[design/flow/design.v]
`timescale 1ns / 1ps
module booth(
    input clk,
    input load,
    input reset,
    input [31:0] M,  
    input [31:0] Q,  
    output reg [63:0] P,  
    output done           
    );
    reg signed [63:0] A;                
    reg signed [31:0] Q_temp;            
    reg signed [31:0] M_temp;            
    reg [4:0] Count;                       
    reg Q_minus_one;                     
    always @(posedge clk)
    begin
        if (reset == 1) 
        begin
            A = 64'b0;
            Q_minus_one = 0;
            P = 64'b0;
            Q_temp = 32'b0;
            M_temp = 32'b0;
            Count = 5'd16;
        end
        else if (load == 1)
        begin
            Q_temp = Q;
            M_temp = M;
            A = 64'b0;    
            Q_minus_one = 0;  
            Count = 5'd16;    
        end
        else if (Count > 5'd0)
        begin
            case ({Q_temp[1:0], Q_minus_one})
                3'b000, 3'b111:   
                    begin
                    end
                3'b001, 3'b010:   
                    begin
                        A = A + {{32{M_temp[31]}}, M_temp};
                    end
                3'b011:   
                    begin
                        A = A + ({{32{M_temp[31]}}, M_temp} << 1); 
                    end
                3'b100:   
                    begin
                        A = A - ({{32{M_temp[31]}}, M_temp} << 1); 
                    end
                3'b101, 3'b110:   
                    begin
                        A = A - {{32{M_temp[31]}}, M_temp}; 
                    end
            endcase
            Q_minus_one = Q_temp[1];
            Q_temp = {A[1:0], Q_temp[31:2]};   
            A = {A[63], A[63:2]};   
            Count = Count - 1'b1;
        end
        else
        begin
            Count = 5'b0;
        end
        P = {A[31:0], Q_temp};
    end
    assign done = (Count == 5'd0);
endmodule
[design/flow/run.sh]
#!/bin/bash
# the make line also repeats each setting of config.mk as NAME=value (left out here)
make -C /OpenROAD-flow-scripts/flow DESIGN_CONFIG=/design/flow/config.mk WORK_HOME=/design/flow/orfs CLKGATE_MAP_FILE= finish
[design/flow/constraint.sdc]
create_clock -name core_clock -period 4.56 [get_ports {clk}]
set_input_delay 0.9120 -clock core_clock [delete_from_list [all_inputs] [get_ports {clk}]]
set_output_delay 0.9120 -clock core_clock [all_outputs]
set_load 0.01 [all_outputs]
[design/flow/config.mk]
export PLATFORM = sky130hd
export DESIGN_NAME = booth
export DESIGN_NICKNAME = booth
export VERILOG_FILES = /design/flow/design.v
export SDC_FILE = /design/flow/constraint.sdc
export NUM_CORES = 4
export LEC_CHECK = 0
export CAP_MARGIN = 20
export CORE_ASPECT_RATIO = 0.73
export CORE_MARGIN = 2
export CORE_UTILIZATION = 70
export CTS_CLUSTER_SIZE = 88
export HOLD_SLACK_MARGIN = -0.09
export SLEW_MARGIN = 20
==> results of run 1 <==
-- through the flow --
| step | utilization | worst slack, ps |
|---|---|---|
| 2_1_floorplan | - | -373 |
| 3_3_place_gp | 0.878 | -836 |
| 3_5_place_dp | 0.878 | -888 |
==> impl_metrics.env, run 1 <==
# physical design summary
export IMPL_synth_flops=132
export IMPL_area_leaders="dfxtp_1 (17%), ha_1 (11%), a21oi_1 (9.9%), nand2_1 (6.2%), xnor2_1 (5.9%)"
export IMPL_io_pins=132
export IMPL_xor_share=0.100
export IMPL_chipArea_um2=22900
export IMPL_syn_inst=2141
export IMPL_synth_nets=2338
export IMPL_port_buffer_count=131
export IMPL_placed_cell_area_um2=18400
export IMPL_dieHeight_um=130
export IMPL_ys_flop_type="dfxtp_1"
export IMPL_die_w_um=176
export IMPL_edf_count=0
export IMPL_gp_congestion=1.10
export IMPL_mappedNetlistArea_um2=15200
export IMPL_floorplan_core_util=0.722
export IMPL_ys_seq_frac=0.174
export IMPL_simple_gate_share=0.200
export IMPL_hpwl_um=44000
export IMPL_yosys_area_top_type_share=0.174
export IMPL_error="[ERROR DPL-0033] detailed placement checks failed during check placement."
export IMPL_syn_area_per_cell_um2=7.08
export IMPL_core_um2=21000
export IMPL_core_rowCount=45
export IMPL_dp_cells=2671
export IMPL_synth_distinct_cells=95
export IMPL_ys_warn_count=1
export IMPL_synthArstFlopShare=0
export IMPL_haltStage="clock tree synthesis (4_1_cts)"
export IMPL_synth_top_cell_by_count="a21oi_1"
export IMPL_yosysTopAreaCell="dfxtp_1"
export IMPL_yosys_area_um2=15200
export IMPL_ys_sh_mux=0.0258
export IMPL_common_cells="a21oi_1 (299), nand2_1 (250), nor2_1 (209)"
export IMPL_logic_family="AND-OR/OR-AND gates"
export IMPL_synth_compound_gate_area_share=0.324
export IMPL_fa_ha_area_frac=0.108
export IMPL_status="aborted with a tool error"
export IMPL_ys_cells=2141
==> run 2, diff against run 1 <==
Settings changed: ABC_AREA set to 1, CORE_ASPECT_RATIO 0.73 to unset, CORE_UTILIZATION 70 to 72, CTS_CLUSTER_SIZE 88 to 79, HOLD_SLACK_MARGIN -0.09 to -0.08, PLACE_DENSITY set to 0.36.
Clock period 4.56 ns to 5.51 ns, I/O delays scaled along.
==> impl_metrics.env, run 2 <==
# source this file to load flow results
export IMPL_holdWs_ps=441
export IMPL_ys_flop_type="dfxtp_1"
export IMPL_clk_pin_slew_worst_paths_ps=70
export IMPL_synth_nets=4002
export IMPL_dieHeight_um=168
export IMPL_ctsResizeCount=0
export IMPL_min_to="Count[0]"
export IMPL_grt_max_degree=66
export IMPL_cp_max_fo=61
export IMPL_hpwl_um=59000
export IMPL_fin_nets=4048
export IMPL_power_clock_mw=1.37
export IMPL_gp_congestion=1.12
export IMPL_edf_count=0
export IMPL_p_switching_mw=1.73
export IMPL_drv_cap=0
export IMPL_ir_drop_mv=0.204
export IMPL_setup_worst_path_class="reg2reg"
export IMPL_synth_top_cell_by_count="nand2_1"
export IMPL_stdcell_count=4206
export IMPL_power_density_nw_per_um2=187
export IMPL_endpoint="A[54]"
export IMPL_port_buffer_count=131
export IMPL_synthArstFlopShare=0
export IMPL_yosys_area_top_type_share=0.284
export IMPL_overflow=0
export IMPL_tool_warnings=28
export IMPL_ys_seq_frac=0.136
export IMPL_fmax_mhz=196
export IMPL_grt_antenna_before_repair=2
export IMPL_core_rowCount=60
export IMPL_cts_sinks=132
export IMPL_drtAntennaViolNets=0
export IMPL_clk_latency_ps=470
export IMPL_critPathLaunchType="flip-flop"
export IMPL_post_cts_setup_buffer_count=0
export IMPL_area_leaders="nand2_1 (28%), inv_1 (14%), dfxtp_1 (14%), ha_1 (8.2%), nand3_1 (7.2%)"
export IMPL_hold_start="Count[0]"
export IMPL_grtUsageTotal=0.533
export IMPL_slew_headroom=0.146
export IMPL_clkPwrFrac=0.342
export IMPL_cts_root_buffer="clkbuf_16"
export IMPL_wl_um=77500
export IMPL_wl_per_cell_um=18.4
export IMPL_ys_sh_mux=0
export IMPL_cpMaxStageDelayCell="inv_2"
export IMPL_fa_ha_area_frac=0.0844
export IMPL_min_delay_path_depth=1
export IMPL_drt_first_iter_violations=4704
export IMPL_hp_class="reg2reg"
export IMPL_final_core_util=0.798
export IMPL_setup_viol_count_final=0
export IMPL_period_used=0.924
export IMPL_drv_slew=0
export IMPL_logic_family="simple AND/OR/NAND/NOR gates"
export IMPL_die_w_um=168
export IMPL_hold_viol_final=0
export IMPL_cp_buffers_inverters=5
export IMPL_worstPathCellList="nand2_1 -> inv_2 -> nor2_4 -> inv_2 -> nor2_4 -> inv_2 -> nand2_1 -> nand2_1 -> ha_1 -> nand2_1 -> inv_1 -> a21oi_1 -> a21boi_0 -> nand2_1 -> a21oi_1 -> nand3_1 -> nand3_1 -> nand3_1 -> nand2_1 -> inv_1"
export IMPL_critical_path_required_ps=5870
export IMPL_rr_startpoint="Q_temp[0]"
export IMPL_synth_compound_gate_area_share=0.125
export IMPL_syn_inst=3805
export IMPL_syn_area_per_cell_um2=5.11
export IMPL_logic_area_um2=13300
export IMPL_yosysTopAreaCell="nand2_1"
export IMPL_largestPowerGroup="combinational cells"
export IMPL_yosys_area_um2=19400
export IMPL_seq_area_um2=2640
export IMPL_p_total_mw=3.99
export IMPL_syn_to_final_growth_pct=9.64
export IMPL_fillers=2225
export IMPL_rsz0062_at_grt="no"
export IMPL_numCtsBuffers=17
export IMPL_cts_hold_buf=0
export IMPL_tns_ps=0
export IMPL_cts_tree="done"
export IMPL_seq_power_share=0.280
export IMPL_worst_ep_arrival_time_ps=5450
export IMPL_mappedNetlistArea_um2=19400
export IMPL_max_stage_delay_ps=760
export IMPL_ys_cells=3805
export IMPL_p_sw_frac=0.433
export IMPL_finalCriticalPeriod_ps=5090
export IMPL_clk_path_buf_depth=2
export IMPL_synth_distinct_cells=49
export IMPL_power_internal_mw=2.26
export IMPL_cp_common_cell="nand2_1"
export IMPL_io_pins=132
export IMPL_synth_flops=132
export IMPL_tightestPinTransition_ps=1280
export IMPL_crit_family="simple AND/OR/NAND/NOR gates"
export IMPL_vias_per_cell=6.14
export IMPL_xor_share=0.0153
export IMPL_fin_skew_ps=20.7
export IMPL_drc=0
export IMPL_ys_warn_count=1
export IMPL_critPathLaunch="Q_temp[0]"
export IMPL_pg_comb_mw=1.51
export IMPL_common_cells="nand2_1 (1,469), inv_1 (738), nand3_1 (278)"
export IMPL_r2r_cells=20
export IMPL_leakagePower_nw=12.7
export IMPL_r2r_slack_ps=420
export IMPL_cp_depth=20
export IMPL_grt_first_pass_wirelength_um=120000
export IMPL_status="complete, no violations"
export IMPL_dr_pass1_iters=32
export IMPL_chipArea_um2=28300
export IMPL_core_um2=26700
export IMPL_worst_setup_path_end_kind="flip-flop"
export IMPL_combPwrFrac=0.378
export IMPL_seq_power_mw=1.12
export IMPL_r2r_end="A[54]"
export IMPL_htreeDepth=4
export IMPL_simple_gate_share=0.459
export IMPL_dp_cells=4173
export IMPL_floorplan_core_util=0.728
export IMPL_num_vias=25800
export IMPL_grt_pass1_vias=23500
[run 2: metal layers]
metal	up-vias	GRT usage	routed length, um
met5	-	0.00348	60
met1	11200	0.650	27300
met2	2223	0.767	30100
li1	11800	-	-
met4	6	0.316	5860
met3	650	0.240	14200
[run 2: layout make-up]
class | count | area share
clock inverter | 15 | 0.0109
tap | 341 | 0.0200
clock buffer | 17 | 0.0199
sequential | 132 | 0.124
timing repair buffer | 141 | 0.0650
antenna | 1 | 0.000117
multi-input combinational | 2787 | 0.624
inverter | 772 | 0.136
[run 2: through the flow]
step | cell area, um2 | setup WS [ps]
final | 21300 | 420
after global routing | 21300 | 406
after CTS | 21300 | 892
after detailed placement | 20700 | 1060
after global placement | 20700 | 1200
after floorplan | 19400 | 2420
==> run 3, diff against run 2 <==
Settings changed: ABC_AREA 1 to unset, CAP_MARGIN 20 to 5, CORE_UTILIZATION 72 to 70, CTS_CLUSTER_SIZE 79 to 88, MIN_ROUTING_LAYER set to met1, PLACE_DENSITY 0.36 to unset, SETUP_SLACK_MARGIN set to -0.31.
Clock period 5.51 ns to 4.58 ns, I/O delays scaled along.
==> impl_metrics.env, run 3 <==
# physical design summary
export IMPL_cts_sinks=132
export IMPL_area_leaders="dfxtp_1 (17%), ha_1 (11%), a21oi_1 (9.9%), nand2_1 (6.2%), xnor2_1 (5.9%)"
export IMPL_die_w_um=151
export IMPL_synth_distinct_cells=95
export IMPL_floorplan_core_util=0.716
export IMPL_cts_root_buffer="clkbuf_16"
export IMPL_chipArea_um2=22800
export IMPL_ys_seq_frac=0.174
export IMPL_yosys_area_top_type_share=0.174
export IMPL_syn_inst=2141
export IMPL_syn_area_per_cell_um2=7.08
export IMPL_synthArstFlopShare=0
export IMPL_common_cells="a21oi_1 (299), nand2_1 (250), nor2_1 (209)"
export IMPL_synth_compound_gate_area_share=0.324
export IMPL_yosys_area_um2=15200
export IMPL_overflow=150
export IMPL_core_um2=21200
export IMPL_error="[ERROR GRT-0116] Global routing finished with congestion. Check the congestion regions in the DRC Viewer."
export IMPL_yosysTopAreaCell="dfxtp_1"
export IMPL_ys_flop_type="dfxtp_1"
export IMPL_dp_slack_ps=-731
export IMPL_synth_flops=132
export IMPL_synth_top_cell_by_count="a21oi_1"
export IMPL_fa_ha_area_frac=0.108
export IMPL_io_pins=132
export IMPL_ys_sh_mux=0.0258
export IMPL_clk_path_buf_depth=2
export IMPL_grtUsageTotal=0.814
export IMPL_gp_congestion=1.11
export IMPL_mappedNetlistArea_um2=15200
export IMPL_xor_share=0.100
export IMPL_ys_cells=2141
export IMPL_synth_nets=2338
export IMPL_port_buffer_count=131
export IMPL_cts_hold_buf=0
export IMPL_numCtsBuffers=17
export IMPL_simple_gate_share=0.200
export IMPL_htreeDepth=4
export IMPL_dieHeight_um=151
export IMPL_status="aborted with a tool error"
export IMPL_logic_family="AND-OR/OR-AND gates"
export IMPL_haltStage="global routing (5_1_grt)"
export IMPL_hpwl_um=41900
export IMPL_core_rowCount=53
export IMPL_edf_count=0
export IMPL_ys_warn_count=1
run 3: per-layer routing:
metal,GRT overflow,track usage
met5,0,0.470
met4,68,0.814
met2,73,0.957
met3,6,0.710
met1,3,0.789
run 3: timing repair:
item	CTS
resized	86
buffers inserted	18
setup endpoints to repair	28
hold endpoints to repair	0
pin swaps	36
cloned	0
run 3: stage by stage:
step | instance area [um2] | std cells | utilization
2_1_floorplan | 15200 | 2141 | -
3_3_place_gp | 18600 | 2682 | 0.877
3_5_place_dp | 18600 | 2682 | 0.877
4_1_cts | 19600 | 2731 | 0.928
==> run 4, diff against run 3 <==
Settings changed: ABC_AREA set to 1, CAP_MARGIN 5 to 20, CORE_UTILIZATION 70 to 72, CTS_CLUSTER_SIZE 88 to unset, HOLD_SLACK_MARGIN -0.08 to unset, MIN_ROUTING_LAYER met1 to unset, SETUP_SLACK_MARGIN -0.31 to unset.
Clock period 4.58 ns to 13.7 ns, I/O delays scaled along.
==> impl_metrics.env, run 4 <==
# source this file to load flow results
export IMPL_pg_comb_mw=0.603
export IMPL_cp_depth=10
export IMPL_hold_viol_final=0
export IMPL_grt_first_pass_wirelength_um=116000
export IMPL_fmax_mhz=174
export IMPL_rsz0062_at_grt="no"
export IMPL_max_stage_delay_ps=620
export IMPL_tns_ps=0
export IMPL_p_switching_mw=0.680
export IMPL_tightestPinTransition_ps=1130
export IMPL_io_pins=132
export IMPL_wl_met3_um=13600
export IMPL_hold_start="Count[0]"
export IMPL_critical_path_required_ps=10960
export IMPL_setup_viol_count_final=0
export IMPL_finalCriticalPeriod_ps=5750
export IMPL_htreeDepth=4
export IMPL_dr_pass1_iters=15
export IMPL_clkPwrFrac=0.317
export IMPL_simple_gate_share=0.459
export IMPL_clk_latency_ps=440
export IMPL_clk_pin_slew_worst_paths_ps=80
export IMPL_numCtsBuffers=17
export IMPL_leakagePower_nw=12.7
export IMPL_power_internal_mw=0.861
export IMPL_p_sw_frac=0.441
export IMPL_grt_pass1_vias=22900
export IMPL_ys_flop_type="dfxtp_1"
export IMPL_combPwrFrac=0.391
export IMPL_clk_path_buf_depth=2
export IMPL_worst_setup_path_end_kind="output port"
export IMPL_r2r_end="P[61]"
export IMPL_synth_flops=132
export IMPL_fin_nets=4046
export IMPL_cts_tree="done"
export IMPL_period_used=0.420
export IMPL_core_rowCount=60
export IMPL_mappedNetlistArea_um2=19400
export IMPL_r2r_slack_ps=8010
export IMPL_cts_hold_buf=0
export IMPL_drtAntennaViolNets=0
export IMPL_die_w_um=168
export IMPL_largestPowerGroup="combinational cells"
export IMPL_synth_nets=4002
export IMPL_fa_ha_area_frac=0.0844
export IMPL_syn_inst=3805
export IMPL_floorplan_core_util=0.728
export IMPL_ir_drop_mv=0.0978
export IMPL_worst_ep_arrival_time_ps=3010
export IMPL_grtUsageTotal=0.514
export IMPL_wl_per_cell_um=17.9
export IMPL_cp_buffers_inverters=6
export IMPL_area_leaders="nand2_1 (28%), inv_1 (14%), dfxtp_1 (14%), ha_1 (8.2%), nand3_1 (7.2%)"
export IMPL_vias_per_cell=6.10
export IMPL_worstPathCellList="inv_1 -> ha_1 -> inv_1 -> or2_1 -> nor2_1 -> nand2_2 -> buf_4 -> clkinv_1 -> buf_4 -> clkdlybuf4s50_1"
export IMPL_yosys_area_um2=19400
export IMPL_wl_um=75200
export IMPL_slew_headroom=0.244
export IMPL_hpwl_um=58500
export IMPL_power_clock_mw=0.489
export IMPL_min_delay_path_depth=1
export IMPL_xor_share=0.0153
export IMPL_wl_met1_um=26900
export IMPL_critPathLaunch="Count[0]"
export IMPL_hp_class="reg2reg"
export IMPL_overflow=0
export IMPL_post_cts_setup_buffer_count=0
export IMPL_min_to="Count[0]"
export IMPL_grt_max_degree=66
export IMPL_fillers=2254
export IMPL_drv_slew=0
export IMPL_crit_family="buffers and inverters"
export IMPL_logic_family="simple AND/OR/NAND/NOR gates"
export IMPL_cts_root_buffer="clkbuf_16"
export IMPL_drc=0
export IMPL_cpMaxStageDelayCell="clkdlybuf4s50_1"
export IMPL_grt_antenna_before_repair=1
export IMPL_drv_cap=0
export IMPL_num_vias=25600
export IMPL_rr_startpoint="Q_temp[0]"
export IMPL_chipArea_um2=28300
export IMPL_setup_worst_path_class="reg2out"
export IMPL_seq_area_um2=2640
export IMPL_dieHeight_um=168
export IMPL_highest_layer="met5"
export IMPL_edf_count=0
export IMPL_ys_warn_count=1
export IMPL_tool_warnings=28
export IMPL_synth_compound_gate_area_share=0.125
export IMPL_syn_to_final_growth_pct=9.39
export IMPL_seq_power_mw=0.449
export IMPL_seq_power_share=0.291
export IMPL_syn_area_per_cell_um2=5.11
export IMPL_power_density_nw_per_um2=72.4
export IMPL_endpoint="done"
export IMPL_critPathLaunchType="flip-flop"
export IMPL_status="complete, no violations"
export IMPL_port_buffer_count=131
export IMPL_cp_max_fo=59
export IMPL_core_um2=26700
export IMPL_logic_area_um2=13300
export IMPL_ys_seq_frac=0.136
export IMPL_synthArstFlopShare=0
export IMPL_common_cells="nand2_1 (1,469), inv_1 (738), nand3_1 (278)"
export IMPL_synth_distinct_cells=49
export IMPL_ys_sh_mux=0
export IMPL_final_core_util=0.796
export IMPL_drt_first_iter_violations=4351
export IMPL_holdWs_ps=452
export IMPL_fin_skew_ps=20.8
export IMPL_synth_top_cell_by_count="nand2_1"
export IMPL_wl_met2_um=29900
export IMPL_ys_cells=3805
export IMPL_yosys_area_top_type_share=0.284
export IMPL_cts_sinks=132
export IMPL_yosysTopAreaCell="nand2_1"
export IMPL_ctsResizeCount=0
export IMPL_gp_congestion=1.19
export IMPL_r2r_cells=23
run 4: per-stage QoR:
step           setup slack (ps)  cells  instance area, um2  total power [mW]
4_1_cts                    8060   4203               21300              1.49
2_1_floorplan              9570   3805               19400             0.837
3_5_place_dp               8310   4171               20600              1.01
6_report                   7950   4204               21300              1.54
5_1_grt                    7890   4203               21300              1.59
3_3_place_gp               8410   4171               20600             0.991
run 4: final cells by class:
type	count	area share
Antenna cell	1	0.000118
Clock buffer	17	0.0200
Clock inverter	15	0.00923
Inverter	772	0.136
Multi-Input combinational cell	2787	0.626
Sequential cell	132	0.124
Tap cell	341	0.0201
Timing Repair Buffer	139	0.0645
run 4: routing by layer:
metal  up-vias  GRT usage
li1      11800          -
met1     11200      0.636
met2      2107      0.767
met3       552      0.212
met4         2      0.258
met5         -    0.00522
==> run 5, diff against run 4 <==
Settings changed: ABC_AREA 1 to unset, CORE_UTILIZATION 72 to 68, HOLD_SLACK_MARGIN set to -0.08.
Clock period 13.7 ns to 5.8 ns, I/O delays scaled along.
==> impl_metrics.env, run 5 <==
# source this file to load flow results
export IMPL_yosysTopAreaCell="dfxtp_1"
export IMPL_rr_startpoint="M_temp[3]"
export IMPL_area_leaders="dfxtp_1 (17%), ha_1 (11%), a21oi_1 (9.9%), nand2_1 (6.2%), xnor2_1 (5.9%)"
export IMPL_min_delay_path_depth=1
export IMPL_synth_flops=132
export IMPL_grt_antenna_before_repair=1
export IMPL_clk_pin_slew_worst_paths_ps=80
export IMPL_port_buffer_count=131
export IMPL_seq_power_mw=1.05
export IMPL_syn_to_final_growth_pct=10.9
export IMPL_critical_path_required_ps=6140
export IMPL_fin_nets=2321
export IMPL_critPathLaunch="M_temp[3]"
export IMPL_synth_top_cell_by_count="a21oi_1"
export IMPL_final_core_util=0.770
export IMPL_fmax_mhz=179
export IMPL_pg_comb_mw=1.41
export IMPL_dieHeight_um=153
export IMPL_synth_distinct_cells=95
export IMPL_drc=0
export IMPL_diodes=0
export IMPL_synthArstFlopShare=0
export IMPL_drt_first_iter_violations=1716
export IMPL_vias_per_cell=6.90
export IMPL_cp_max_fo=7
export IMPL_drv_slew=0
export IMPL_cp_common_cell="nand2_1"
export IMPL_xor_share=0.100
export IMPL_edf_count=0
export IMPL_status="complete, no violations"
export IMPL_grt_max_degree=83
export IMPL_power_internal_mw=2.09
export IMPL_grtUsageTotal=0.415
export IMPL_ys_warn_count=1
export IMPL_leakagePower_nw=7.22
export IMPL_gp_congestion=1.06
export IMPL_ys_seq_frac=0.174
export IMPL_logic_family="AND-OR/OR-AND gates"
export IMPL_wl_um=50700
export IMPL_hold_viol_final=0
export IMPL_chipArea_um2=23500
export IMPL_ys_cells=2141
export IMPL_num_vias=16700
export IMPL_syn_area_per_cell_um2=7.08
export IMPL_core_rowCount=54
export IMPL_ys_flop_type="dfxtp_1"
export IMPL_clk_path_buf_depth=2
export IMPL_core_um2=21800
export IMPL_io_pins=132
export IMPL_worst_ep_arrival_time_ps=5930
export IMPL_ir_drop_mv=0.164
export IMPL_hp_class="reg2reg"
export IMPL_worstPathCellList="or4_4 -> nor2b_2 -> and2_1 -> nand2_1 -> nor2_1 -> nand2_1 -> nor3_4 -> nand4b_2 -> ha_1 -> nand2_1 -> o21ai_0 -> ha_2 -> nand4_1 -> or3_1 -> nor4_1 -> o2111ai_1 -> a31oi_2 -> a211oi_2 -> o21ai_2 -> nand4_1 -> mux2i_1 -> a211o_1"
export IMPL_tool_warnings=28
export IMPL_yosys_area_top_type_share=0.174
export IMPL_r2r_end="A[57]"
export IMPL_r2r_slack_ps=210
export IMPL_combPwrFrac=0.397
export IMPL_endpoint="A[57]"
export IMPL_fin_skew_ps=20.6
export IMPL_yosys_area_um2=15200
export IMPL_cts_tree="done"
export IMPL_worst_setup_path_end_kind="flip-flop"
export IMPL_seq_power_share=0.294
export IMPL_synth_compound_gate_area_share=0.324
export IMPL_cp_depth=22
export IMPL_setup_worst_path_class="reg2reg"
export IMPL_grt_first_pass_wirelength_um=80300
export IMPL_synth_nets=2338
export IMPL_max_stage_delay_ps=570
export IMPL_setup_viol_count_final=0
export IMPL_htreeDepth=4
export IMPL_crit_family="simple AND/OR/NAND/NOR gates"
export IMPL_cts_sinks=132
export IMPL_cpMaxStageDelayCell="or4_4"
export IMPL_power_density_nw_per_um2=212
export IMPL_die_w_um=153
export IMPL_slew_headroom=0.283
export IMPL_power_clock_mw=1.10
export IMPL_dr_pass1_iters=9
export IMPL_clkPwrFrac=0.309
export IMPL_wl_per_cell_um=21.0
export IMPL_hpwl_um=36600
export IMPL_finalCriticalPeriod_ps=5590
export IMPL_syn_inst=2141
export IMPL_common_cells="a21oi_1 (299), nand2_1 (250), nor2_1 (209)"
export IMPL_numCtsBuffers=17
export IMPL_overflow=0
export IMPL_period_used=0.963
export IMPL_tns_ps=0
export IMPL_tightestPinTransition_ps=1070
export IMPL_drtAntennaViolNets=0
export IMPL_clk_latency_ps=450
export IMPL_r2r_cells=22
export IMPL_min_to="Count[0]"
export IMPL_mappedNetlistArea_um2=15200
export IMPL_cts_hold_buf=0
export IMPL_p_sw_frac=0.413
export IMPL_critPathLaunchType="flip-flop"
export IMPL_grt_pass1_vias=16000
export IMPL_largestPowerGroup="combinational cells"
export IMPL_drv_cap=0
export IMPL_floorplan_core_util=0.694
export IMPL_p_switching_mw=1.47
export IMPL_hold_start="Count[0]"
export IMPL_ys_sh_mux=0.0258
export IMPL_cts_root_buffer="clkbuf_16"
export IMPL_simple_gate_share=0.200
export IMPL_cp_buffers_inverters=0
export IMPL_fa_ha_area_frac=0.108
[run 5: cell type report]
type	count	area (um2)
inverter	37	139
clock buffer	17	425
clock inverter	15	138
tap	280	350
timing repair buffer	159	1510
multi-input combinational	1777	11600
fill	1718	5010
sequential	132	2640
[run 5: repair_timing]
action                                  CTS  global route
buffers inserted                          0             4
endpoints found under the setup margin    0            11
resized                                   0            14
[run 5: routing by layer]
metal / up-vias / global-route usage / part of all wire
li1: 7716 / - / -
met1: 7715 / 0.497 / 0.38
met2: 975 / 0.688 / 0.46
met3: 270 / 0.0831 / 0.095
met4: 2 / 0.246 / 0.067
met5: - / 0 / 0.00026
[run 5: through the flow]
step	instances	area (um2)	setup WS (ps)	hold slack, ps	power (mW)
2_1_floorplan	2141	15200	691	413	2.05
3_3_place_gp	2381	16200	262	423	2.39
3_5_place_dp	2381	16200	168	434	2.42
4_1_cts	2413	16700	120	445	3.50
5_1_grt	2417	16800	-31.0	460	3.70
6_report	2417	16800	212	445	3.56
==> run 6, diff against run 5 <==
Settings changed: CAP_MARGIN 20 to 5, CORE_UTILIZATION 68 to 72, CTS_CLUSTER_SIZE set to 31, HOLD_SLACK_MARGIN -0.08 to unset, MIN_ROUTING_LAYER set to met1, PLACE_DENSITY_LB_ADDON set to 0.05, SETUP_SLACK_MARGIN set to 1.83.
Clock period 5.8 ns to 7.9 ns, I/O delays scaled along.
==> impl_metrics.env, run 6 <==
# source this file to load flow results
export IMPL_stdcell_count=2401
export IMPL_drc=0
export IMPL_pg_comb_mw=1.04
export IMPL_ys_cells=2141
export IMPL_finalCriticalPeriod_ps=5870
export IMPL_r2r_cells=22
export IMPL_yosys_area_top_type_share=0.174
export IMPL_overflow=0
export IMPL_logic_family="AND-OR/OR-AND gates"
export IMPL_synth_nets=2338
export IMPL_p_switching_mw=1.10
export IMPL_endpoint="A[57]"
export IMPL_grt_pass1_vias=16000
export IMPL_fin_skew_ps=10.4
export IMPL_die_w_um=149
export IMPL_yosys_area_um2=15200
export IMPL_cts_tree="done"
export IMPL_clk_latency_ps=450
export IMPL_wl_um=50400
export IMPL_combPwrFrac=0.394
export IMPL_dieHeight_um=149
export IMPL_max_stage_delay_ps=570
export IMPL_min_delay_path_depth=1
export IMPL_fmax_mhz=170
export IMPL_ys_warn_count=1
export IMPL_setup_ws_ps=2030
export IMPL_worst_ep_arrival_time_ps=6210
export IMPL_status="complete, no violations"
export IMPL_seq_power_share=0.292
export IMPL_largestPowerGroup="combinational cells"
export IMPL_vias_per_cell=7.04
export IMPL_io_pins=132
export IMPL_critPathLaunchType="flip-flop"
export IMPL_p_sw_frac=0.417
export IMPL_tightestPinTransition_ps=1060
export IMPL_clk_pin_slew_worst_paths_ps=70
export IMPL_fin_nets=2309
export IMPL_simple_gate_share=0.200
export IMPL_grt_first_pass_wirelength_um=79100
export IMPL_synth_compound_gate_area_share=0.324
export IMPL_rsz0062_at_grt="yes"
export IMPL_ys_seq_frac=0.174
export IMPL_num_vias=16900
export IMPL_min_to="Count[0]"
export IMPL_placed_cell_area_um2=16100
export IMPL_htreeDepth=4
export IMPL_slew_headroom=0.292
export IMPL_xor_share=0.100
export IMPL_chipArea_um2=22200
export IMPL_cp_buffers_inverters=0
export IMPL_seq_power_mw=0.768
export IMPL_cp_common_cell="nand2_1"
export IMPL_wl_per_cell_um=21.0
export IMPL_syn_to_final_growth_pct=10.4
export IMPL_fillers=1531
export IMPL_grtUsageTotal=0.438
export IMPL_drv_slew=0
export IMPL_setup_viol_count_final=0
export IMPL_tool_warnings=27
export IMPL_r2r_end="A[57]"
export IMPL_gp_congestion=1.04
export IMPL_core_rowCount=53
export IMPL_floorplan_core_util=0.728
export IMPL_area_leaders="dfxtp_1 (17%), ha_1 (11%), a21oi_1 (9.9%), nand2_1 (6.2%), xnor2_1 (5.9%)"
export IMPL_clkPwrFrac=0.314
export IMPL_core_um2=20800
export IMPL_power_density_nw_per_um2=157
export IMPL_syn_inst=2141
export IMPL_cts_sinks=132
export IMPL_edf_count=0
export IMPL_cp_depth=22
export IMPL_dp_slack_ps=1890
export IMPL_hold_start="Count[0]"
export IMPL_ir_drop_mv=0.130
export IMPL_ys_sh_mux=0.0258
export IMPL_final_area_um2=16700
export IMPL_synthArstFlopShare=0
export IMPL_worstPathCellList="or4_4 -> nor2b_2 -> and2_1 -> nand2_1 -> nor2_1 -> nand2_1 -> nor3_4 -> nand4b_4 -> ha_1 -> nand2_1 -> o21ai_0 -> ha_1 -> nand4_1 -> or3_1 -> nor4_1 -> o2111ai_1 -> a31oi_2 -> a211oi_2 -> o21ai_1 -> nand4_1 -> mux2i_1 -> a211o_1"
export IMPL_numCtsBuffers=17
export IMPL_synth_distinct_cells=95
export IMPL_grt_max_degree=99
export IMPL_crit_family="simple AND/OR/NAND/NOR gates"
export IMPL_cts_root_buffer="clkbuf_16"
export IMPL_leakagePower_nw=7.18
export IMPL_dp_cells=2365
export IMPL_dr_pass1_iters=8
export IMPL_port_buffer_count=131
export IMPL_mappedNetlistArea_um2=15200
export IMPL_grt_antenna_before_repair=1
export IMPL_drv_cap=0
export IMPL_synth_top_cell_by_count="a21oi_1"
export IMPL_yosysTopAreaCell="dfxtp_1"
export IMPL_common_cells="a21oi_1 (299), nand2_1 (250), nor2_1 (209)"
export IMPL_drtAntennaViolNets=0
export IMPL_critPathLaunch="M_temp[3]"
export IMPL_cpMaxStageDelayCell="or4_4"
export IMPL_ys_flop_type="dfxtp_1"
export IMPL_syn_area_per_cell_um2=7.08
export IMPL_hpwl_um=36000
export IMPL_cp_max_fo=17
export IMPL_worst_setup_path_end_kind="flip-flop"
export IMPL_clk_path_buf_depth=2
export IMPL_drt_first_iter_violations=1818
export IMPL_setup_worst_path_class="reg2reg"
export IMPL_tns_ps=0
export IMPL_p_total_mw=2.63
export IMPL_power_clock_mw=0.826
export IMPL_period_used=0.743
export IMPL_r2r_slack_ps=2030
export IMPL_rr_startpoint="M_temp[3]"
export IMPL_critical_path_required_ps=8240
export IMPL_power_internal_mw=1.54
export IMPL_fa_ha_area_frac=0.108
export IMPL_hold_viol_final=0
export IMPL_hp_class="reg2reg"
export IMPL_synth_flops=132
export IMPL_cts_hold_buf=0
==> run 6: per-stage QoR <==
step,hold WS (ps),utilization
floorplan,413,-
global placement,422,0.772
detailed placement,428,0.772
CTS,440,0.801
global route,476,0.803
finish,439,0.804
==> run 6: repair_timing <==
action	in CTS	in global routing
gates resized	1	7
pin swaps	0	1
setup endpoints to repair	1	13
buffers inserted	0	3
==> run 6: cell type report <==
cell class              instances  area (um2)  area share
well taps                     275         344      0.0206
clock inverters                15         161     0.00965
diodes                          1        2.50    0.000150
inverters                      37         139     0.00830
multi-input cells            1777       11600       0.693
clock buffers                  17         425      0.0254
flip-flops and latches        132        2640       0.158
repair buffers                147        1420      0.0851
==> run 6: per-layer routing <==
layer  track usage  routed length (um)  vias up
li1              -                   -     7696
met1         0.517               18900     7771
met2         0.698               22700     1116
met3         0.106                5150      314
met4         0.313                3630        0
met5             0                   0        -
==> run 7, diff against run 6 <==
Settings changed: CAP_MARGIN 5 to 40, CTS_CLUSTER_DIAMETER set to 37.
Clock period 7.9 ns to 7.15 ns, I/O delays scaled along.
==> impl_metrics.env, run 7 <==
# source this file to load flow results
export IMPL_status="complete, no violations"
export IMPL_fillers=1306
export IMPL_yosys_area_top_type_share=0.174
export IMPL_xor_share=0.100
export IMPL_worstPathCellList="or4_4 -> nor2b_4 -> and2_4 -> nand2_2 -> nor2_4 -> nand2_4 -> buf_4 -> nor4_2 -> nor2_1 -> xnor2_1 -> ha_1 -> a21o_1 -> a31oi_1 -> a21oi_2 -> o32ai_1 -> a21o_2 -> buf_4 -> o41a_1 -> nand2b_1 -> nand2_1 -> xor2_1 -> a22oi_1 -> a21oi_1"
export IMPL_hold_start="Count[0]"
export IMPL_rsz0062_at_grt="yes"
export IMPL_ys_warn_count=1
export IMPL_setup_ws_ps=1530
export IMPL_syn_to_final_growth_pct=15.8
export IMPL_power_density_nw_per_um2=177
export IMPL_seq_power_mw=0.856
export IMPL_edf_count=0
export IMPL_drv_cap=0
export IMPL_tns_ps=0
export IMPL_port_buffer_count=131
export IMPL_stdcell_count=2436
export IMPL_fa_ha_area_frac=0.108
export IMPL_die_w_um=149
export IMPL_ys_cells=2141
export IMPL_ir_drop_mv=0.160
export IMPL_logic_family="AND-OR/OR-AND gates"
export IMPL_chipArea_um2=22200
export IMPL_power_internal_mw=1.80
export IMPL_max_stage_delay_ps=800
export IMPL_grt_max_degree=69
export IMPL_syn_inst=2141
export IMPL_cts_tree="done"
export IMPL_largestPowerGroup="combinational cells"
export IMPL_endpoint="A[38]"
export IMPL_finalCriticalPeriod_ps=5620
export IMPL_fin_nets=2342
export IMPL_synth_flops=132
export IMPL_grtUsageTotal=0.474
export IMPL_tool_warnings=28
export IMPL_fmax_mhz=178
export IMPL_wl_um=58600
export IMPL_tightestPinTransition_ps=991
export IMPL_worst_setup_path_end_kind="flip-flop"
export IMPL_critPathLaunch="M_temp[3]"
export IMPL_power_clock_mw=1.00
export IMPL_leakagePower_nw=7.46
export IMPL_combPwrFrac=0.401
export IMPL_core_um2=20800
export IMPL_ys_sh_mux=0.0258
export IMPL_cp_max_fo=8
export IMPL_pg_comb_mw=1.24
export IMPL_dieHeight_um=149
export IMPL_p_sw_frac=0.418
export IMPL_overflow=0
export IMPL_r2r_end="A[38]"
export IMPL_fin_skew_ps=17.4
export IMPL_min_to="Count[0]"
export IMPL_clk_latency_ps=470
export IMPL_critPathLaunchType="flip-flop"
export IMPL_cp_depth=23
export IMPL_final_core_util=0.843
export IMPL_yosysTopAreaCell="dfxtp_1"
export IMPL_clkPwrFrac=0.323
export IMPL_htreeDepth=4
export IMPL_grt_pass1_vias=16700
export IMPL_cts_sinks=132
export IMPL_synth_compound_gate_area_share=0.324
export IMPL_crit_family="simple AND/OR/NAND/NOR gates"
export IMPL_drt_first_iter_violations=2673
export IMPL_core_rowCount=53
export IMPL_cp_buffers_inverters=2
export IMPL_cp_common_cell="buf_4"
export IMPL_yosys_area_um2=15200
export IMPL_synthArstFlopShare=0
export IMPL_synth_nets=2338
export IMPL_dr_pass1_iters=22
export IMPL_clk_pin_slew_worst_paths_ps=80
export IMPL_seq_power_share=0.276
export IMPL_setup_worst_path_class="reg2reg"
export IMPL_slew_headroom=0.340
export IMPL_period_used=0.786
export IMPL_floorplan_core_util=0.728
export IMPL_numCtsBuffers=17
export IMPL_placed_cell_area_um2=16100
export IMPL_hold_viol_final=0
export IMPL_ys_flop_type="dfxtp_1"
export IMPL_worst_ep_arrival_time_ps=6020
export IMPL_holdWs_ps=440
export IMPL_grt_antenna_before_repair=6
export IMPL_rr_startpoint="M_temp[3]"
export IMPL_simple_gate_share=0.200
export IMPL_r2r_cells=23
export IMPL_hpwl_um=36800
export IMPL_clk_path_buf_depth=2
export IMPL_num_vias=18100
export IMPL_ys_seq_frac=0.174
export IMPL_mappedNetlistArea_um2=15200
export IMPL_grt_first_pass_wirelength_um=84500
export IMPL_drc=0
export IMPL_p_switching_mw=1.30
export IMPL_cts_hold_buf=0
export IMPL_io_pins=132
export IMPL_dp_cells=2367
export IMPL_vias_per_cell=7.43
export IMPL_drv_slew=0
export IMPL_synth_top_cell_by_count="a21oi_1"
export IMPL_cpMaxStageDelayCell="ha_1"
export IMPL_min_delay_path_depth=1
export IMPL_dp_slack_ps=1030
export IMPL_setup_viol_count_final=0
export IMPL_r2r_slack_ps=1530
export IMPL_hp_class="reg2reg"
export IMPL_p_total_mw=3.10
export IMPL_wl_per_cell_um=24.0
export IMPL_syn_area_per_cell_um2=7.08
export IMPL_cts_root_buffer="clkbuf_16"
export IMPL_gp_congestion=1.02
export IMPL_drtAntennaViolNets=0
export IMPL_common_cells="a21oi_1 (299), nand2_1 (250), nor2_1 (209)"
export IMPL_critical_path_required_ps=7550
export IMPL_final_area_um2=17500
export IMPL_synth_distinct_cells=95
export IMPL_area_leaders="dfxtp_1 (17%), ha_1 (11%), a21oi_1 (9.9%), nand2_1 (6.2%), xnor2_1 (5.9%)"
==> run 7: area by class of cell <==
class                      count  area, um2  area share
multi-input combinational   1777      12100       0.687
sequential                   132       2650       0.151
timing repair buffer         180       1710      0.0976
clock buffer                  17        425      0.0242
tap                          275        344      0.0196
clock inverter                15        214      0.0122
inverter                      37        139     0.00792
antenna                        3       7.51    0.000428
==> run 7: routing by layer <==
| layer | wire (um) | global-route usage | vias up |
|---|---|---|---|
| li1 | - | - | 7765 |
| met1 | 20200 | 0.547 | 8163 |
| met2 | 25200 | 0.749 | 1591 |
| met3 | 7950 | 0.143 | 568 |
| met4 | 5120 | 0.335 | 8 |
| met5 | 113 | 0 | - |
==> run 7: timing repair <==
| item | in CTS | in global routing |
|---|---|---|
| gates resized | 18 | 103 |
| cloned | 0 | 1 |
| hold endpoints to repair | 0 | 0 |
| endpoints found under the setup margin | 23 | 34 |
| setup buffers | 6 | 23 |
| pin swaps | 5 | 31 |
==> run 8, diff against run 7 <==
Settings changed: CAP_MARGIN 40 to 20, CTS_CLUSTER_DIAMETER 37 to unset, CTS_CLUSTER_SIZE 31 to 39, MIN_ROUTING_LAYER met1 to unset, PLACE_DENSITY set to 0.8, PLACE_DENSITY_LB_ADDON 0.05 to unset, SETUP_SLACK_MARGIN 1.83 to unset.
Clock period 7.15 ns to 5.04 ns, I/O delays scaled along.
==> impl_metrics.env, run 8 <==
# source this file to load flow results
export IMPL_power_clock_mw=1.34
export IMPL_ys_sh_mux=0.0258
export IMPL_status="failed layout checks"
export IMPL_power_internal_mw=2.56
export IMPL_clk_latency_ps=450
export IMPL_setup_worst_path_class="reg2reg"
export IMPL_r2r_slack_ps=-280
export IMPL_common_cells="a21oi_1 (299), nand2_1 (250), nor2_1 (209)"
export IMPL_cts_sinks=132
export IMPL_endpoint="P[61]"
export IMPL_cp_buffers_inverters=2
export IMPL_leakagePower_nw=7.89
export IMPL_power_density_nw_per_um2=242
export IMPL_setup_viol_count_final=16
export IMPL_wl_um=55700
export IMPL_clkPwrFrac=0.307
export IMPL_logic_area_um2=12100
export IMPL_fin_skew_ps=12.2
export IMPL_min_to="Count[0]"
export IMPL_rsz0062_at_grt="yes"
export IMPL_fin_nets=2415
export IMPL_min_delay_path_depth=1
export IMPL_p_sw_frac=0.414
export IMPL_hp_class="reg2reg"
export IMPL_worst_ep_arrival_time_ps=5690
export IMPL_r2r_end="P[61]"
export IMPL_simple_gate_share=0.200
export IMPL_max_stage_delay_ps=720
export IMPL_die_w_um=149
export IMPL_pg_comb_mw=1.82
export IMPL_htreeDepth=4
export IMPL_drv_cap=0
export IMPL_period_used=1.06
export IMPL_p_switching_mw=1.81
export IMPL_core_um2=20800
export IMPL_slew_headroom=0.265
export IMPL_syn_inst=2141
export IMPL_hold_start="Count[0]"
export IMPL_finalCriticalPeriod_ps=5320
export IMPL_yosys_area_um2=15200
export IMPL_synth_nets=2338
export IMPL_fmax_mhz=188
export IMPL_seq_area_um2=2650
export IMPL_rr_startpoint="M_temp[3]"
export IMPL_crit_family="simple AND/OR/NAND/NOR gates"
export IMPL_cp_depth=19
export IMPL_grt_max_degree=106
export IMPL_worst_setup_path_end_kind="flip-flop"
export IMPL_worstPathCellList="or4_4 -> or2_4 -> nand2b_4 -> or4_4 -> nor3_4 -> nor2_1 -> xnor2_1 -> ha_1 -> buf_4 -> nand4_1 -> o21ai_1 -> and3b_2 -> a21oi_1 -> buf_4 -> nor3_1 -> nor2_1 -> xnor2_1 -> a21oi_1 -> nor3_1"
export IMPL_port_buffer_count=131
export IMPL_dieHeight_um=149
export IMPL_fillers=1222
export IMPL_io_pins=132
export IMPL_drc=0
export IMPL_combPwrFrac=0.418
export IMPL_num_vias=18000
export IMPL_chipArea_um2=22200
export IMPL_seq_power_share=0.275
export IMPL_ir_drop_mv=0.211
export IMPL_edf_count=0
export IMPL_final_area_um2=18100
export IMPL_hold_viol_final=0
export IMPL_largestPowerGroup="combinational cells"
export IMPL_synthArstFlopShare=0
export IMPL_p_total_mw=4.37
export IMPL_cts_tree="done"
export IMPL_hpwl_um=36900
export IMPL_dr_pass1_iters=14
export IMPL_critPathLaunch="M_temp[3]"
export IMPL_floorplan_core_util=0.728
export IMPL_so_faults="setup timing"
export IMPL_yosysTopAreaCell="dfxtp_1"
export IMPL_numCtsBuffers=17
export IMPL_ys_flop_type="dfxtp_1"
export IMPL_clk_pin_slew_worst_paths_ps=70
export IMPL_syn_area_per_cell_um2=7.08
export IMPL_grt_pass1_vias=16300
export IMPL_xor_share=0.100
export IMPL_seq_power_mw=1.20
export IMPL_vias_per_cell=7.17
export IMPL_logic_family="AND-OR/OR-AND gates"
export IMPL_grt_first_pass_wirelength_um=81600
export IMPL_synth_top_cell_by_count="a21oi_1"
export IMPL_synth_distinct_cells=95
export IMPL_wl_per_cell_um=22.2
export IMPL_yosys_area_top_type_share=0.174
export IMPL_cts_hold_buf=0
export IMPL_cts_root_buffer="clkbuf_16"
export IMPL_ys_warn_count=1
export IMPL_ys_cells=2141
export IMPL_fa_ha_area_frac=0.108
export IMPL_final_core_util=0.868
export IMPL_grt_antenna_before_repair=5
export IMPL_drv_slew=0
export IMPL_setup_ws_ps=-278
export IMPL_tightestPinTransition_ps=1100
export IMPL_syn_to_final_growth_pct=19.3
export IMPL_tool_warnings=33
export IMPL_mappedNetlistArea_um2=15200
export IMPL_synth_flops=132
export IMPL_critPathLaunchType="flip-flop"
export IMPL_grtUsageTotal=0.454
export IMPL_drtAntennaViolNets=0
export IMPL_clk_path_buf_depth=2
export IMPL_cp_max_fo=4
export IMPL_ys_seq_frac=0.174
export IMPL_gp_congestion=1.06
export IMPL_placed_cell_area_um2=16800
export IMPL_overflow=0
export IMPL_drt_first_iter_violations=2486
export IMPL_r2r_cells=19
export IMPL_cpMaxStageDelayCell="o21ai_1"
export IMPL_area_leaders="dfxtp_1 (17%), ha_1 (11%), a21oi_1 (9.9%), nand2_1 (6.2%), xnor2_1 (5.9%)"
export IMPL_core_rowCount=53
export IMPL_critical_path_required_ps=5420
export IMPL_synth_compound_gate_area_share=0.324
-- run 8: cell type report --
class / count / area share
multi-input combinational: 1777 / 0.667
sequential: 132 / 0.146
timing repair buffer: 253 / 0.125
clock buffer: 17 / 0.0235
tap: 275 / 0.0190
clock inverter: 15 / 0.0105
inverter: 37 / 0.00769
antenna: 4 / 0.000554
-- run 8: routing by layer --
| layer | wire length (um) | track usage |
|---|---|---|
| met1 | 19400 | 0.532 |
| met2 | 24500 | 0.725 |
| met3 | 6960 | 0.124 |
| met4 | 4840 | 0.309 |
| met5 | 11 | 0 |
-- run 8: timing repair --
action / 4_1_cts / 5_1_grt
setup buffers: 0 / 14
setup endpoints to repair: 10 / 28
pin swaps: 2 / 30
resized: 11 / 121
-- run 8: through the flow --
stage / instances / setup WS (ps) / TNS [ps] / hold slack [ps]
after floorplan: 2141 / 16.2 / 0 / 413
after global placement: 2460 / 54.5 / 0 / 422
after detailed placement: 2460 / -122 / -231 / 431
after CTS: 2492 / -17.4 / -17.4 / 442
after global routing: 2508 / -751 / -8260 / 473
final: 2510 / -278 / -1870 / 440
==> run 9, diff against run 8 <==
Settings changed: CAP_MARGIN 20 to 5, CORE_UTILIZATION 72 to 70, CTS_CLUSTER_SIZE 39 to 88, HOLD_SLACK_MARGIN set to -0.08, MIN_ROUTING_LAYER set to met1, PLACE_DENSITY 0.8 to unset.
Clock period 5.04 ns to 4.33 ns, I/O delays scaled along.
==> impl_metrics.env, run 9 <==
# physical design summary
export IMPL_edf_count=0
export IMPL_ys_seq_frac=0.174
export IMPL_io_pins=132
export IMPL_synth_top_cell_by_count="a21oi_1"
export IMPL_synth_distinct_cells=95
export IMPL_synth_compound_gate_area_share=0.324
export IMPL_floorplan_core_util=0.716
export IMPL_ys_cells=2141
export IMPL_yosysTopAreaCell="dfxtp_1"
export IMPL_mappedNetlistArea_um2=15200
export IMPL_synth_nets=2338
export IMPL_placed_cell_area_um2=19300
export IMPL_status="aborted with a tool error"
export IMPL_fa_ha_area_frac=0.108
export IMPL_logic_family="AND-OR/OR-AND gates"
export IMPL_core_rowCount=53
export IMPL_dieHeight_um=151
export IMPL_haltStage="clock tree synthesis (4_1_cts)"
export IMPL_xor_share=0.100
export IMPL_yosys_area_um2=15200
export IMPL_ys_sh_mux=0.0258
export IMPL_ys_warn_count=1
export IMPL_synthArstFlopShare=0
export IMPL_simple_gate_share=0.200
export IMPL_yosys_area_top_type_share=0.174
export IMPL_gp_congestion=1.10
export IMPL_synth_flops=132
export IMPL_die_w_um=151
export IMPL_ys_flop_type="dfxtp_1"
export IMPL_port_buffer_count=131
export IMPL_syn_area_per_cell_um2=7.08
export IMPL_common_cells="a21oi_1 (299), nand2_1 (250), nor2_1 (209)"
export IMPL_hpwl_um=46300
export IMPL_syn_inst=2141
export IMPL_core_um2=21200
export IMPL_area_leaders="dfxtp_1 (17%), ha_1 (11%), a21oi_1 (9.9%), nand2_1 (6.2%), xnor2_1 (5.9%)"
export IMPL_chipArea_um2=22800
export IMPL_error="[ERROR DPL-0038] Utilization greater than 100%, impossible to legalize"
-- run 9: stage by stage --
stage | utilization | setup WS, ps | std cells
floorplan | - | -602 | 2141
global placement | 0.913 | -727 | 2776
detailed placement | 0.913 | -899 | 2776
==> run 10, diff against run 9 <==
Settings changed: ABC_AREA set to 1, CAP_MARGIN 5 to 20, CORE_UTILIZATION 70 to 72, CTS_CLUSTER_SIZE 88 to unset, HOLD_SLACK_MARGIN -0.08 to unset, MIN_ROUTING_LAYER met1 to unset.
Clock period 4.33 ns to 6.6 ns, I/O delays scaled along.
==> impl_metrics.env, run 10 <==
# source this file to load flow results
export IMPL_synth_compound_gate_area_share=0.125
export IMPL_critPathLaunchType="flip-flop"
export IMPL_grtUsageTotal=0.521
export IMPL_cpMaxStageDelayCell="inv_2"
export IMPL_rsz0062_at_grt="no"
export IMPL_endpoint="A[54]"
export IMPL_power_density_nw_per_um2=153
export IMPL_cp_buffers_inverters=5
export IMPL_cts_sinks=132
export IMPL_critical_path_required_ps=6940
export IMPL_setup_worst_path_class="reg2reg"
export IMPL_clk_path_buf_depth=2
export IMPL_synth_flops=132
export IMPL_simple_gate_share=0.459
export IMPL_area_leaders="nand2_1 (28%), inv_1 (14%), dfxtp_1 (14%), ha_1 (8.2%), nand3_1 (7.2%)"
export IMPL_clk_pin_slew_worst_paths_ps=70
export IMPL_logic_family="simple AND/OR/NAND/NOR gates"
export IMPL_ctsResizeCount=0
export IMPL_drv_cap=0
export IMPL_vias_per_cell=6.14
export IMPL_port_buffer_count=131
export IMPL_crit_family="simple AND/OR/NAND/NOR gates"
export IMPL_dieHeight_um=168
export IMPL_drt_first_iter_violations=5062
export IMPL_chipArea_um2=28300
export IMPL_worstPathCellList="nand2_1 -> inv_2 -> nor2_4 -> inv_2 -> nor2_4 -> inv_2 -> nand2_1 -> nand2_1 -> ha_1 -> nand2_1 -> nor2_1 -> inv_1 -> nor2_1 -> nand2_1 -> nor3_1 -> nand2_1 -> nand3b_1 -> nand2_1 -> nand3_1 -> nand3_1 -> nand2_1 -> inv_1"
export IMPL_syn_inst=3805
export IMPL_io_pins=132
export IMPL_dr_pass1_iters=17
export IMPL_synthArstFlopShare=0
export IMPL_min_to="Count[0]"
export IMPL_htreeDepth=4
export IMPL_syn_to_final_growth_pct=9.46
export IMPL_holdWs_ps=467
export IMPL_critPathLaunch="Q_temp[0]"
export IMPL_yosysTopAreaCell="nand2_1"
export IMPL_grt_pass1_vias=23000
export IMPL_status="complete, no violations"
export IMPL_pg_comb_mw=1.25
export IMPL_hold_start="Count[0]"
export IMPL_ys_flop_type="dfxtp_1"
export IMPL_hold_viol_final=0
export IMPL_cp_depth=22
export IMPL_fin_skew_ps=14.6
export IMPL_finalCriticalPeriod_ps=4990
export IMPL_syn_area_per_cell_um2=5.11
export IMPL_core_rowCount=60
export IMPL_ys_sh_mux=0
export IMPL_synth_distinct_cells=49
export IMPL_cts_root_buffer="clkbuf_16"
export IMPL_final_core_util=0.797
export IMPL_tool_warnings=28
export IMPL_r2r_end="A[54]"
export IMPL_tns_ps=0
export IMPL_ys_seq_frac=0.136
export IMPL_ys_cells=3805
export IMPL_synth_nets=4002
export IMPL_numCtsBuffers=17
export IMPL_clk_latency_ps=450
export IMPL_die_w_um=168
export IMPL_combPwrFrac=0.382
export IMPL_power_clock_mw=1.08
export IMPL_slew_headroom=0.210
export IMPL_fa_ha_area_frac=0.0844
export IMPL_post_cts_setup_buffer_count=0
export IMPL_grt_first_pass_wirelength_um=117000
export IMPL_clkPwrFrac=0.331
export IMPL_drtAntennaViolNets=0
export IMPL_setup_viol_count_final=0
export IMPL_min_delay_path_depth=1
export IMPL_p_sw_frac=0.433
export IMPL_core_um2=26700
export IMPL_grt_antenna_before_repair=3
export IMPL_drv_slew=0
export IMPL_leakagePower_nw=12.7
export IMPL_fin_nets=4047
export IMPL_xor_share=0.0153
export IMPL_edf_count=0
export IMPL_largestPowerGroup="combinational cells"
export IMPL_p_switching_mw=1.41
export IMPL_overflow=0
export IMPL_cts_hold_buf=0
export IMPL_cp_common_cell="nand2_1"
export IMPL_worst_setup_path_end_kind="flip-flop"
export IMPL_cp_max_fo=61
export IMPL_hpwl_um=59000
export IMPL_yosys_area_um2=19400
export IMPL_rr_startpoint="Q_temp[0]"
export IMPL_seq_power_mw=0.936
export IMPL_grt_max_degree=66
export IMPL_synth_top_cell_by_count="nand2_1"
export IMPL_seq_power_share=0.287
export IMPL_ys_warn_count=1
export IMPL_mappedNetlistArea_um2=19400
export IMPL_worst_ep_arrival_time_ps=5330
export IMPL_r2r_cells=22
export IMPL_wl_um=76500
export IMPL_hp_class="reg2reg"
export IMPL_period_used=0.755
export IMPL_max_stage_delay_ps=810
export IMPL_fmax_mhz=201
export IMPL_gp_congestion=1.15
export IMPL_power_internal_mw=1.85
export IMPL_r2r_slack_ps=1610
export IMPL_fillers=2196
export IMPL_common_cells="nand2_1 (1,469), inv_1 (738), nand3_1 (278)"
export IMPL_num_vias=25800
export IMPL_cts_tree="done"
export IMPL_yosys_area_top_type_share=0.284
export IMPL_drc=0
export IMPL_wl_per_cell_um=18.2
export IMPL_floorplan_core_util=0.728
export IMPL_tightestPinTransition_ps=1180
export IMPL_ir_drop_mv=0.171
[run 10: cell type report]
cell class | instances | area, um2 | share of cell area
Antenna cell | 2 | 5.00 | 0.000235
Clock buffer | 17 | 425 | 0.0200
Clock inverter | 15 | 203 | 0.00952
Inverter | 772 | 2900 | 0.136
Multi-Input combinational cell | 2787 | 13300 | 0.625
Sequential cell | 132 | 2640 | 0.124
Tap cell | 341 | 427 | 0.0200
Timing Repair Buffer | 140 | 1380 | 0.0648
[run 10: per-stage QoR]
stage	area [um2]	std cells	setup slack [ps]	power, mW
after detailed placement	20700	4172	2070	2.10
after global routing	21300	4205	1330	3.36
after CTS	21300	4204	2040	3.15
after global placement	20700	4172	2200	2.06
after floorplan	19400	3805	3510	1.74
final	21300	4206	1610	3.26
[run 10: per-layer routing]
metal,GRT usage,routed length [um],up-vias
li1,-,-,11800
met2,0.765,30000,2195
met1,0.660,27400,11300
met5,0.0157,120,-
met4,0.254,5020,4
met3,0.209,13900,564
==> run 11, diff against run 10 <==
Settings changed: ABC_AREA 1 to unset, CORE_UTILIZATION 72 to 40.
Clock period 6.6 ns to 8.02 ns, I/O delays scaled along.
==> impl_metrics.env, run 11 <==
# source this file to load flow results
export IMPL_status="complete, no violations"
export IMPL_syn_inst=2141
export IMPL_grt_antenna_before_repair=1
export IMPL_cpMaxStageDelayCell="or4_4"
export IMPL_critPathLaunch="M_temp[3]"
export IMPL_clk_path_buf_depth=2
export IMPL_tightestPinTransition_ps=1110
export IMPL_hold_start="Count[0]"
export IMPL_diodes=0
export IMPL_edf_count=0
export IMPL_setup_ws_ps=1640
export IMPL_cp_common_cell="nand2_1"
export IMPL_r2r_end="A[57]"
export IMPL_min_to="Count[0]"
export IMPL_seq_power_mw=0.759
export IMPL_worstPathCellList="or4_4 -> nor2b_2 -> and2_1 -> nand2_1 -> nor2_1 -> nand2_1 -> nor3_2 -> nand4b_2 -> ha_1 -> nand2_1 -> o21ai_0 -> ha_1 -> nand4_1 -> or3_1 -> nand2b_1 -> a21oi_1 -> o21ai_0 -> a31oi_1 -> a211oi_2 -> o21ai_1 -> nand4_1 -> mux2i_1 -> a211o_1"
export IMPL_synthArstFlopShare=0
export IMPL_cp_max_fo=17
export IMPL_syn_to_final_growth_pct=12.2
export IMPL_logic_family="AND-OR/OR-AND gates"
export IMPL_die_w_um=199
export IMPL_chipArea_um2=39500
export IMPL_cts_tree="done"
export IMPL_hpwl_um=38700
export IMPL_largestPowerGroup="combinational cells"
export IMPL_synth_compound_gate_area_share=0.324
export IMPL_seq_power_share=0.293
export IMPL_fin_nets=2308
export IMPL_yosysTopAreaCell="dfxtp_1"
export IMPL_fmax_mhz=157
export IMPL_setup_worst_path_class="reg2reg"
export IMPL_area_leaders="dfxtp_1 (17%), ha_1 (11%), a21oi_1 (9.9%), nand2_1 (6.2%), xnor2_1 (5.9%)"
export IMPL_htreeDepth=4
export IMPL_power_density_nw_per_um2=152
export IMPL_grt_first_pass_wirelength_um=83200
export IMPL_clk_pin_slew_worst_paths_ps=70
export IMPL_p_sw_frac=0.397
export IMPL_grtUsageTotal=0.266
export IMPL_leakagePower_nw=7.18
export IMPL_dr_pass1_iters=6
export IMPL_clk_latency_ps=470
export IMPL_cts_hold_buf=0
export IMPL_synth_top_cell_by_count="a21oi_1"
export IMPL_drt_first_iter_violations=1199
export IMPL_grt_pass1_vias=15300
export IMPL_synth_nets=2338
export IMPL_common_cells="a21oi_1 (299), nand2_1 (250), nor2_1 (209)"
export IMPL_core_um2=37500
export IMPL_overflow=0
export IMPL_rsz0062_at_grt="no"
export IMPL_slew_headroom=0.260
export IMPL_post_cts_setup_buffer_count=0
export IMPL_dp_slack_ps=1840
export IMPL_r2r_cells=23
export IMPL_mappedNetlistArea_um2=15200
export IMPL_cts_sinks=132
export IMPL_tool_warnings=26
export IMPL_drv_slew=0
export IMPL_ys_seq_frac=0.174
export IMPL_fin_skew_ps=14.4
export IMPL_ctsResizeCount=0
export IMPL_yosys_area_um2=15200
export IMPL_simple_gate_share=0.200
export IMPL_fa_ha_area_frac=0.108
export IMPL_numCtsBuffers=17
export IMPL_hold_viol_final=0
export IMPL_critical_path_required_ps=8380
export IMPL_xor_share=0.100
export IMPL_wl_per_cell_um=20.0
export IMPL_ys_flop_type="dfxtp_1"
export IMPL_min_delay_path_depth=1
export IMPL_worst_setup_path_end_kind="flip-flop"
export IMPL_tns_ps=0
export IMPL_critPathLaunchType="flip-flop"
export IMPL_dieHeight_um=199
export IMPL_port_buffer_count=131
export IMPL_period_used=0.795
export IMPL_hp_class="reg2reg"
export IMPL_pg_comb_mw=1.00
export IMPL_cp_depth=23
export IMPL_ir_drop_mv=0.154
export IMPL_finalCriticalPeriod_ps=6380
export IMPL_drv_cap=0
export IMPL_syn_area_per_cell_um2=7.08
export IMPL_crit_family="simple AND/OR/NAND/NOR gates"
export IMPL_synth_distinct_cells=95
export IMPL_p_switching_mw=1.03
export IMPL_floorplan_core_util=0.404
export IMPL_drtAntennaViolNets=0
export IMPL_clkPwrFrac=0.320
export IMPL_endpoint="A[57]"
export IMPL_max_stage_delay_ps=570
export IMPL_combPwrFrac=0.387
export IMPL_synth_flops=132
export IMPL_power_clock_mw=0.828
export IMPL_drc=0
export IMPL_ys_warn_count=1
export IMPL_num_vias=16000
export IMPL_cp_buffers_inverters=0
export IMPL_grt_max_degree=90
export IMPL_power_internal_mw=1.56
export IMPL_setup_viol_count_final=0
export IMPL_ys_sh_mux=0.0258
export IMPL_io_pins=132
export IMPL_yosys_area_top_type_share=0.174
export IMPL_ys_cells=2141
export IMPL_vias_per_cell=6.07
export IMPL_core_rowCount=71
export IMPL_gp_congestion=0.945
export IMPL_wl_um=52800
export IMPL_r2r_slack_ps=1640
export IMPL_worst_ep_arrival_time_ps=6740
export IMPL_rr_startpoint="M_temp[3]"
export IMPL_cts_root_buffer="clkbuf_16"
## run 11: layout make-up
type                       count  area (um2)
fill                        3957       20500
multi-input combinational   1777       11600
sequential                   132        2640
timing repair buffer         146        1420
tap                          511         639
clock buffer                  18         429
clock inverter                14         164
inverter                      37         140
## run 11: per-stage QoR
stage | power, mW | hold slack (ps) | instances | utilization | instance area, um2
finish | 2.59 | 446 | 2635 | 0.454 | 17000
global placement | 1.75 | 424 | 2603 | 0.438 | 16400
detailed placement | 1.76 | 435 | 2603 | 0.438 | 16400
global route | 2.73 | 469 | 2635 | 0.454 | 17000
CTS | 2.59 | 450 | 2635 | 0.454 | 17000
floorplan | 1.48 | 413 | 2141 | - | 15200
## run 11: per-layer routing
layer | global-route usage | vias up | part of all wire
met2 | 0.454 | 573 | 0.47
met4 | 0.110 | 0 | 0.035
met5 | 0 | - | 0
met1 | 0.334 | 7613 | 0.44
met3 | 0.0385 | 104 | 0.055
li1 | - | 7692 | -
==> run 12, diff against run 11 <==
Settings changed: CORE_UTILIZATION 40 to 68, CTS_CLUSTER_SIZE set to 39.
Clock period 8.02 ns to 5.35 ns, I/O delays scaled along.
==> impl_metrics.env, run 12 <==
# source this file to load flow results
export IMPL_tool_warnings=28
export IMPL_p_sw_frac=0.407
export IMPL_seq_power_mw=1.13
export IMPL_largestPowerGroup="combinational cells"
export IMPL_cts_root_buffer="clkbuf_16"
export IMPL_setup_worst_path_class="reg2reg"
export IMPL_r2r_end="A[61]"
export IMPL_r2r_slack_ps=160
export IMPL_syn_to_final_growth_pct=14.4
export IMPL_setup_viol_count_final=0
export IMPL_stdcell_count=2447
export IMPL_worst_ep_arrival_time_ps=5520
export IMPL_drv_cap=0
export IMPL_die_w_um=153
export IMPL_grt_max_degree=90
export IMPL_power_density_nw_per_um2=234
export IMPL_clk_pin_slew_worst_paths_ps=80
export IMPL_rr_startpoint="M_temp[4]"
export IMPL_max_stage_delay_ps=540
export IMPL_critical_path_required_ps=5680
export IMPL_drtAntennaViolNets=0
export IMPL_critPathLaunch="M_temp[4]"
export IMPL_xor_share=0.100
export IMPL_yosys_area_top_type_share=0.174
export IMPL_grt_use_met1=0.489
export IMPL_area_leaders="dfxtp_1 (17%), ha_1 (11%), a21oi_1 (9.9%), nand2_1 (6.2%), xnor2_1 (5.9%)"
export IMPL_simple_gate_share=0.200
export IMPL_core_rowCount=54
export IMPL_ys_flop_type="dfxtp_1"
export IMPL_ys_seq_frac=0.174
export IMPL_tns_ps=0
export IMPL_grt_first_pass_wirelength_um=80900
export IMPL_gp_congestion=1.01
export IMPL_syn_inst=2141
export IMPL_synth_distinct_cells=95
export IMPL_drv_slew=0
export IMPL_ys_sh_mux=0.0258
export IMPL_hold_viol_final=0
export IMPL_crit_family="simple AND/OR/NAND/NOR gates"
export IMPL_cp_max_fo=16
export IMPL_gr_usage_met2=0.696
export IMPL_mappedNetlistArea_um2=15200
export IMPL_cpMaxStageDelayCell="or4_4"
export IMPL_logic_family="AND-OR/OR-AND gates"
export IMPL_power_internal_mw=2.40
export IMPL_worstPathCellList="or4_4 -> nor2b_4 -> and2_4 -> nand2_1 -> nor2_1 -> nand2_2 -> nor3_4 -> nand4b_2 -> buf_6 -> and3_1 -> buf_4 -> a21oi_1 -> ha_1 -> inv_1 -> o21bai_1 -> a21oi_1 -> nor2_1 -> a211oi_1 -> o21a_1 -> o21ai_0 -> a221o_1 -> a311oi_2 -> a31oi_1"
export IMPL_fa_ha_area_frac=0.108
export IMPL_worst_setup_path_end_kind="flip-flop"
export IMPL_dp_cells=2408
export IMPL_cp_buffers_inverters=3
export IMPL_combPwrFrac=0.393
export IMPL_vias_per_cell=6.95
export IMPL_hold_start="Count[0]"
export IMPL_syn_area_per_cell_um2=7.08
export IMPL_period_used=0.970
export IMPL_p_switching_mw=1.65
export IMPL_yosys_area_um2=15200
export IMPL_fin_skew_ps=14.6
export IMPL_chipArea_um2=23500
export IMPL_r2r_cells=23
export IMPL_endpoint="A[61]"
export IMPL_io_pins=132
export IMPL_edf_count=0
export IMPL_top_usage_layer="met2"
export IMPL_status="complete, no violations"
export IMPL_clk_latency_ps=460
export IMPL_dr_pass1_iters=6
export IMPL_yosysTopAreaCell="dfxtp_1"
export IMPL_slew_headroom=0.227
export IMPL_dieHeight_um=153
export IMPL_overflow=0
export IMPL_finalCriticalPeriod_ps=5190
export IMPL_drc=0
export IMPL_fin_nets=2351
export IMPL_port_buffer_count=131
export IMPL_diodes=0
export IMPL_synth_compound_gate_area_share=0.324
export IMPL_drt_first_iter_violations=1713
export IMPL_wl_um=51800
export IMPL_num_vias=17000
export IMPL_critPathLaunchType="flip-flop"
export IMPL_power_clock_mw=1.33
export IMPL_cts_tree="done"
export IMPL_grt_pass1_vias=16200
export IMPL_clkPwrFrac=0.327
export IMPL_min_delay_path_depth=1
export IMPL_cp_depth=23
export IMPL_synth_top_cell_by_count="a21oi_1"
export IMPL_hp_class="reg2reg"
export IMPL_ir_drop_mv=0.178
export IMPL_ys_warn_count=1
export IMPL_min_to="Count[0]"
export IMPL_grtUsageTotal=0.415
export IMPL_numCtsBuffers=17
export IMPL_tightestPinTransition_ps=1160
export IMPL_grt_antenna_before_repair=1
export IMPL_seq_power_share=0.279
export IMPL_common_cells="a21oi_1 (299), nand2_1 (250), nor2_1 (209)"
export IMPL_clk_path_buf_depth=2
export IMPL_synthArstFlopShare=0
export IMPL_fmax_mhz=193
export IMPL_pg_comb_mw=1.59
export IMPL_wl_per_cell_um=21.2
export IMPL_cts_sinks=132
export IMPL_final_area_um2=17300
export IMPL_leakagePower_nw=7.47
export IMPL_htreeDepth=4
export IMPL_synth_nets=2338
export IMPL_core_um2=21800
export IMPL_placed_cell_area_um2=16400
export IMPL_floorplan_core_util=0.694
export IMPL_met3_usage=0.0751
export IMPL_synth_flops=132
export IMPL_hpwl_um=37400
export IMPL_ys_cells=2141
-- run 12: metrics by stage --
stage | setup WS, ps | hold slack (ps) | util | power, mW
after floorplan | 241 | 413 | - | 2.22
after global placement | 180 | 428 | 0.751 | 2.61
after detailed placement | 44.9 | 430 | 0.751 | 2.65
after CTS | 4.68 | 441 | 0.780 | 3.95
after global routing | -62.2 | 488 | 0.794 | 4.20
final | 162 | 437 | 0.794 | 4.05
-- run 12: routing by layer --
layer,vias to the layer above,part of all wire
li1,7775,-
met2,1070,0.46
met3,310,0.093
met5,-,0.00025
met4,2,0.072
met1,7858,0.37
-- run 12: repair_timing --
action,CTS,global route
hold buffers,0,0
buffers inserted,0,7
setup endpoints to repair,0,23
gates resized,0,65
-- run 12: layout make-up --
cell class | instances | area [um2]
clock inverters | 15 | 211
inverters | 37 | 139
multi-input cells | 1777 | 11800
well taps | 280 | 350
fillers | 1604 | 4500
clock buffers | 17 | 425
repair buffers | 189 | 1760
flip-flops and latches | 132 | 2640
Power is estimated from default activity; no workload was simulated.
